==> trial 32: inputs <==
Design shuzizhong, start of the top module:
module shuzizhong(
    input wire clk1,         
    input wire reset,        
    input wire ah1,          
    input wire am1,          
    input wire alarm1,       
    input wire en,           
    input wire naozhong,     
    output wire [0:6] shi,       
    output wire [0:6] ge,        
    output wire [0:6] min_shi,   
    output wire [0:6] min_ge,    
    output wire [0:6] sec_shi,   
    output wire [0:6] sec_ge,    
    output wire daodian,     
    output wire audio        
);
Settings: LEC_CHECK=0, ABC_AREA=1, CAP_MARGIN=20, CORE_MARGIN=2, CORE_UTILIZATION=72, CTS_CLUSTER_SIZE=95, PLACE_DENSITY=0.4, SLEW_MARGIN=20, TNS_END_PERCENT=10; clock period 11.2 ns.
run.sh (not shown) runs the stock make flow with config.mk's settings and CLKGATE_MAP_FILE=.
==> inputs of trial 56, as changes to trial 32 <==
Settings changed: ABC_AREA 1 to unset, CORE_UTILIZATION 72 to 24, CTS_CLUSTER_SIZE 95 to unset, PLACE_DENSITY 0.4 to unset, TNS_END_PERCENT 10 to unset.
==> flow/constraint.sdc (replaced) <==
create_clock -name core_clock -period 19.3 [get_ports {clk1}]
set_input_delay 3.8600 -clock core_clock [delete_from_list [all_inputs] [get_ports {clk1}]]
set_output_delay 3.8600 -clock core_clock [all_outputs]
set_load 0.01 [all_outputs]
==> summary of the runs <==
- Trial 32 completed, yet does not pass: setup timing. Trial 56 produced a clean layout.
- Against trial 56, the hold slack of trial 32 is worse by 18 ps.
- Against trial 56, the clock power of trial 32 is larger by about 70%.
- Against trial 32, the first-iteration DRC count of trial 56 is smaller by about 55%.
- Between trial 32 and trial 56, the lower routed wire length is in trial 56 (gap 36%, measured against trial 56).
- Of trial 32 and trial 56, trial 32 has the higher cell area (gap 9.7%, measured against trial 56).
- Between trial 32 and trial 56, the lower critical path depth is in trial 56 (gap 10).
- Via count: trial 56 is lower than trial 32 (about 20%).
- Between trial 32 and trial 56, the lower die size is in trial 32 (gap about 65%, measured against trial 56).
- Clock skew: trial 32 is higher than trial 56 (4.3 ps).
==> figures <==
metric                                                                                    trial 32                        trial 56
Result of the run                                                         finished with violations  no timing/DRC/antenna violations
Layout check failures                                                                 setup timing                               -
Hold EP                                                                 inst16.qout[2]$_DFFE_PP0P_                  ah$_DFFE_PP1P_
Portion of synthesized cell area occupied by the leading cell type                          24.06%                          24.81%
Worst r2r path cells                                                                            90                              80
Proportion of synthesized chip area in sequential cells                                     25.43%                          26.21%
Final Hold Slack                                                                          456.4 ps                        474.1 ps
Reg2Reg Launch Point                                                inst5.note_freq[6]$_DFFE_PP0P_  inst5.note_freq[4]$_DFFE_PP0P_
Post-route core utilization                                                                 88.78%                          27.62%
Area of the synthesized netlist per yosys stat                                           15390 um2                       14930 um2
Count of inverters not on the clock network in the layout                                      469                              90
Share of the synthesized netlist area taken by xor and xnor gates                           5.349%                          8.967%
Mux share of post-synthesis cell area                                                     0.06504%                          4.860%
Setup repair after global routing missed its margin                                           true                           false
Detailed-routing wirelength on met1                                                       17.45 mm                        16.83 mm
Most frequent cell after synthesis                                        sky130_fd_sc_hd__nand2_1         sky130_fd_sc_hd__nor2_1
Rel. slew slack                                                                             24.35%                          37.66%
CP max stage cell                                                          sky130_fd_sc_hd__xor2_1        sky130_fd_sc_hd__dfrtp_1
Width of the die                                                                          150.2 um                        253.4 um
Height of the chip                                                                        150.2 um                        253.4 um

* * *

==> v28 <==
shuzizhong again, from the RTL that the note above started with.
Settings: LEC_CHECK=0, ABC_AREA=1, CAP_MARGIN=20, CORE_MARGIN=2, CORE_UTILIZATION=68, CTS_CLUSTER_DIAMETER=367, CTS_CLUSTER_SIZE=99, SLEW_MARGIN=20; clock period 10.5 ns.
==> v37 (differences from v28) <==
Settings changed: CORE_UTILIZATION 68 to 62, CTS_CLUSTER_DIAMETER 367 to default, CTS_CLUSTER_SIZE 99 to 95.
==> flow/constraint.sdc (replaced) <==
create_clock -name core_clock -period 11.2 [get_ports {clk1}]
set_input_delay 2.2400 -clock core_clock [delete_from_list [all_inputs] [get_ports {clk1}]]
set_output_delay 2.2400 -clock core_clock [all_outputs]
set_load 0.01 [all_outputs]
==> v35 (differences from v28) <==
Settings changed: CORE_UTILIZATION 68 to 65, CTS_CLUSTER_DIAMETER 367 to 227, CTS_CLUSTER_SIZE 99 to default, PLACE_DENSITY from default to 0.35.
==> flow/constraint.sdc (replaced) <==
create_clock -name core_clock -period 12.3 [get_ports {clk1}]
set_input_delay 2.4600 -clock core_clock [delete_from_list [all_inputs] [get_ports {clk1}]]
set_output_delay 2.4600 -clock core_clock [all_outputs]
set_load 0.01 [all_outputs]
==> summary of the runs <==
v35 went through all stages and came out clean. v37 finished with setup timing left. v28 finished but failed the layout checks on setup timing. Between v28 and v35, the lower clock-buffer cell count is in v35 (gap 2). Of v28 and v35, v28 has the higher wire length (gap 40%, measured against v35). The lowest register-to-register slack belongs to v28, the highest to v35. The lowest first-iteration DRC count belongs to v35, the highest to v28. Worst hold slack, highest first: v28, v37, v35.
==> figures <==
| metric | v28 | v35 | v37 |
|---|---|---|---|
| # setup viols final | 10 | 0 | 10 |
| Highest clock rate | 0.0841 GHz | 0.0841 GHz | 0.0869 GHz |
| Clock group share of total power | 34.1% | 34.9% | 35.8% |
| Met1 routing resource usage after global routing | 43.8% | 40.4% | 39.8% |
| Via density per instance | 6.04 | 5.47 | 5.48 |
| Final min period | 11.89 ns | 11.88 ns | 11.50 ns |
| Combined buffer and inverter count along the critical path | 20 | 15 | 13 |
| Status | failed layout checks | finished clean | failed layout checks |
| Layout check failures | setup timing | - | setup timing |
| Finished Layout Cells | 2995 | 2771 | 2830 |
| Drt pass-1 iters | 9 | 7 | 6 |
| Pint | 1180 uW | 1000 uW | 1150 uW |
| Unrepaired setup endpoints after global routing | yes | - | yes |
Power figures rest on the tool's default switching activity, not on a simulated workload.
